==> inputs of run a <==
==> flow/design.v <==
`timescale 1ns/1ps
module ddr2_test
	(
	input  wire          clk,
	input  wire          reset,
	input  wire          writes_en,
	input  wire          reads_en,
	input  wire          calib_done, 
	output reg           ib_re,
	input  wire [31:0]   ib_data,
	input  wire [7:0]    ib_count,  
	input  wire          ib_valid,
	input  wire          ib_empty,
	output reg           ob_we,
	output reg  [31:0]   ob_data,
	input  wire [9:0]    ob_count,
	output reg           p0_rd_en_o, 
	input  wire          p0_rd_empty,
	input  wire [31:0]   p0_rd_data,
	input  wire          p0_cmd_full,
	output reg           p0_cmd_en,
	output reg  [2:0]    p0_cmd_instr,
	output reg  [29:0]   p0_cmd_byte_addr,
	output wire [5:0]    p0_cmd_bl_o, 
	input  wire          p0_wr_full,
	output reg           p0_wr_en,
	output reg  [31:0]   p0_wr_data,
	output wire [3:0]    p0_wr_mask,
	output reg [26:0]		MEMORY_COUNT  
	);
localparam FIFO_SIZE      = 1024;
localparam BURST_LEN      = 10;   
wire        rd_fifo_afull;
reg  [29:0] cmd_byte_addr_wr, cmd_byte_addr_rd;
reg  [5:0]  burst_cnt;
reg         write_mode;
reg         read_mode;
reg         reset_d;
assign p0_cmd_bl_o = BURST_LEN - 1;
assign p0_wr_mask = 4'b0000;
always @(posedge clk) write_mode <= writes_en;
always @(posedge clk) read_mode <= reads_en;
always @(posedge clk) reset_d <= reset;
integer state;
localparam s_idle  = 0,
           s_write1 = 10,
           s_write2 = 11,
           s_write3 = 12,
           s_read1 = 20,
           s_read2 = 21,
           s_read3 = 22,
           s_read4 = 23,
			  s_writecmd0 = 30,
			  s_writecmd1 = 31,
			  s_readcmd0 = 40,
			  s_readcmd1 = 41;
always @(posedge clk) begin
	if (reset_d) begin
		state           	<= s_idle;
		burst_cnt       	<= BURST_LEN;
		cmd_byte_addr_wr  <= 0;
		cmd_byte_addr_rd  <= 0;
		p0_cmd_instr 		<= 3'b0;
		p0_cmd_byte_addr 	<= 30'b0;
		MEMORY_COUNT		<= 0;
		p0_cmd_instr 	<= 3'd0;
		p0_cmd_en 		<= 1'b0;
		p0_wr_en 		<= 1'b0;
		p0_rd_en_o 		<= 1'b0;
		ib_re 			<= 1'b0;
		ob_we 			<= 1'b0;
	end else begin
		case (state)
			s_idle: begin
				p0_cmd_en 	<= 1'b0;  
				p0_wr_en 	<= 1'b0;	
				p0_rd_en_o 	<= 1'b0;
				ib_re 		<= 1'b0;
				ob_we 		<= 1'b0;
				burst_cnt <= BURST_LEN;
				if ((p0_cmd_full == 1'b0) && (p0_cmd_en == 1'b0) && calib_done==1 && write_mode==1 && (ib_count >= BURST_LEN) && (MEMORY_COUNT<(27'd0-4*BURST_LEN))) begin
					state <= s_write1;
				end else if ((p0_cmd_full == 1'b0) && (p0_cmd_en == 1'b0) && calib_done==1 && read_mode==1 && (ob_count<(FIFO_SIZE-1-4*BURST_LEN) ) && (MEMORY_COUNT>4*BURST_LEN)) begin
					state <= s_readcmd0;
				end
			end
			s_write1: begin
				p0_wr_en <= 1'b0;					  
				ib_re <= 1'b1;
				state <= s_write2;
			end
			s_write2: begin
				ib_re <= 1'b0;
				if(ib_valid==1) begin
					p0_wr_data <= ib_data;
					burst_cnt <= burst_cnt - 1;
					state <= s_write3;
				end
			end
			s_write3: begin
				if (p0_wr_full == 1'b0) begin
					p0_wr_en   <= 1'b1;
					if (burst_cnt == 6'd0) begin
						state <= s_writecmd0;
						MEMORY_COUNT	  <= MEMORY_COUNT+4*BURST_LEN;
					end else begin
						state 			  <= s_write1;
					end
				end
			end
			s_writecmd0: begin
				p0_wr_en    	  <= 1'b0;
				p0_cmd_byte_addr <= cmd_byte_addr_wr;
				cmd_byte_addr_wr <= cmd_byte_addr_wr + 4*BURST_LEN;  
				p0_cmd_instr     <= 3'b000;
				state 			  <= s_writecmd1;
			end
			s_writecmd1: begin
				p0_cmd_en <= 1'b1;				 
				state <= s_idle;					 
			end
			s_readcmd0: begin
				p0_cmd_instr <= 3'b001;						 	 
				p0_cmd_byte_addr <= cmd_byte_addr_rd; 	 
				state <= s_readcmd1;	
			end
			s_readcmd1: begin
				p0_cmd_en <= 1'b1;					 
				state <= s_read1;	
			end
			s_read1: begin
				p0_cmd_en <= 1'b0;				  
				if (p0_rd_empty==0) begin 		  
					p0_rd_en_o  <= 1'b1;			  
					state <= s_read2;
				end
			end
			s_read2: begin
				ob_data <= p0_rd_data;		 
				p0_rd_en_o  <= 1'b0;					 	 
				state <= s_read3;
			end
			s_read3: begin
				ob_we 		  <= 1'b1;		 
				burst_cnt <= burst_cnt - 1;		 
				state <= s_read4;
			end
			s_read4: begin
				ob_we <= 1'b0;								 
				if ((burst_cnt == 6'd0)) begin 	 
					MEMORY_COUNT <= MEMORY_COUNT - 4*BURST_LEN; 			 
					cmd_byte_addr_rd	<= cmd_byte_addr_rd + 4*BURST_LEN;  
					state <= s_idle;
				end else begin
					state <= s_read1;
				end
			end
		endcase
	end
end
endmodule
==> flow/run.sh <==
#!/bin/bash
# the make line also repeats each setting of config.mk as NAME=value (left out here)
make -C /OpenROAD-flow-scripts/flow DESIGN_CONFIG=/design/flow/config.mk WORK_HOME=/design/flow/orfs CLKGATE_MAP_FILE= finish
==> flow/config.mk <==
export PLATFORM = sky130hd
export DESIGN_NAME = ddr2_test
export DESIGN_NICKNAME = ddr2_test
export VERILOG_FILES = /design/flow/design.v
export SDC_FILE = /design/flow/constraint.sdc
export NUM_CORES = 4
export LEC_CHECK = 0
export CAP_MARGIN = 20
export CORE_ASPECT_RATIO = 1.11
export CORE_MARGIN = 3
export CORE_UTILIZATION = 40
export CTS_CLUSTER_DIAMETER = 340
export CTS_CLUSTER_SIZE = 71
export PLACE_DENSITY_LB_ADDON = 0.12
export SLEW_MARGIN = 20
==> flow/constraint.sdc <==
create_clock -name core_clock -period 3.0 [get_ports {clk}]
set_input_delay 0.6000 -clock core_clock [delete_from_list [all_inputs] [get_ports {clk}]]
set_output_delay 0.6000 -clock core_clock [all_outputs]
set_load 0.01 [all_outputs]
==> run b (differences from run a) <==
==> flow/config.mk (replaced) <==
export PLATFORM = sky130hd
export DESIGN_NAME = ddr2_test
export DESIGN_NICKNAME = ddr2_test
export VERILOG_FILES = /design/flow/design.v
export SDC_FILE = /design/flow/constraint.sdc
export NUM_CORES = 4
export LEC_CHECK = 0
export ABC_AREA = 1
export CAP_MARGIN = 20
export CORE_MARGIN = 2
export CORE_UTILIZATION = 60
export CTS_CLUSTER_SIZE = 98
export PLACE_DENSITY = 0.6
export SLEW_MARGIN = 20
export TNS_END_PERCENT = 20
==> flow/constraint.sdc (replaced) <==
create_clock -name core_clock -period 1.07 [get_ports {clk}]
set_input_delay 0.2140 -clock core_clock [delete_from_list [all_inputs] [get_ports {clk}]]
set_output_delay 0.2140 -clock core_clock [all_outputs]
set_load 0.01 [all_outputs]
==> comparison table <==
|  | run a | run b |
|---|---|---|
| Share of the synthesized netlist area taken by xor and xnor gates | 0.0654 | 0.00602 |
| Compound-cell area share of the yosys netlist | 0.0917 | 0.110 |
| Fraction of synthesized area in multiplexers | 0.0347 | 0 |
| Number of library cell types mapped by synthesis | 56 | 46 |
| Post-Syn Instances | 827 | 1064 |
| Netlist area before placement | 0.00830 mm² | 0.00873 mm² |
| Placement Setup Slack | 0.426 ns | -0.849 ns |
| Number of cells in the yosys synthesis report | 827 | 1064 |
| Run status | finished clean | did not finish |
| Failing step | - | global routing |
| # resized after CTS | 0 | 708 |
| Dpl cell area | 0.0105 mm² | 0.0126 mm² |
| Adder Area Share | 0.0106 | 0.0100 |
| Yosys synthesis chip area | 0.00830 mm² | 0.00873 mm² |
| And+or+nand+nor area frac | 0.201 | 0.269 |
| # Post-CTS Setup Buffers | 0 | 28 |
| Sum of net half-perimeters after detailed placement | 15000 µm | 21000 µm |
| DIE HEIGHT | 158 µm | 125 µm |
| Area of the chip | 0.0225 mm² | 0.0155 mm² |
| Cell with the most instances after synthesis | sky130_fd_sc_hd__nor2_1 | sky130_fd_sc_hd__nand2_1 |
| Total core area | 0.0200 mm² | 0.0144 mm² |
| Row cnt | 54 | 44 |
| Sequential fraction of the synthesis area | 0.550 | 0.523 |
| Area share of the largest cell type after synthesis | 0.318 | 0.303 |
| Post-synthesis area per instance | 10.0 µm² | 8.20 µm² |
| Gp weighted congestion | 0.801 | 0.908 |
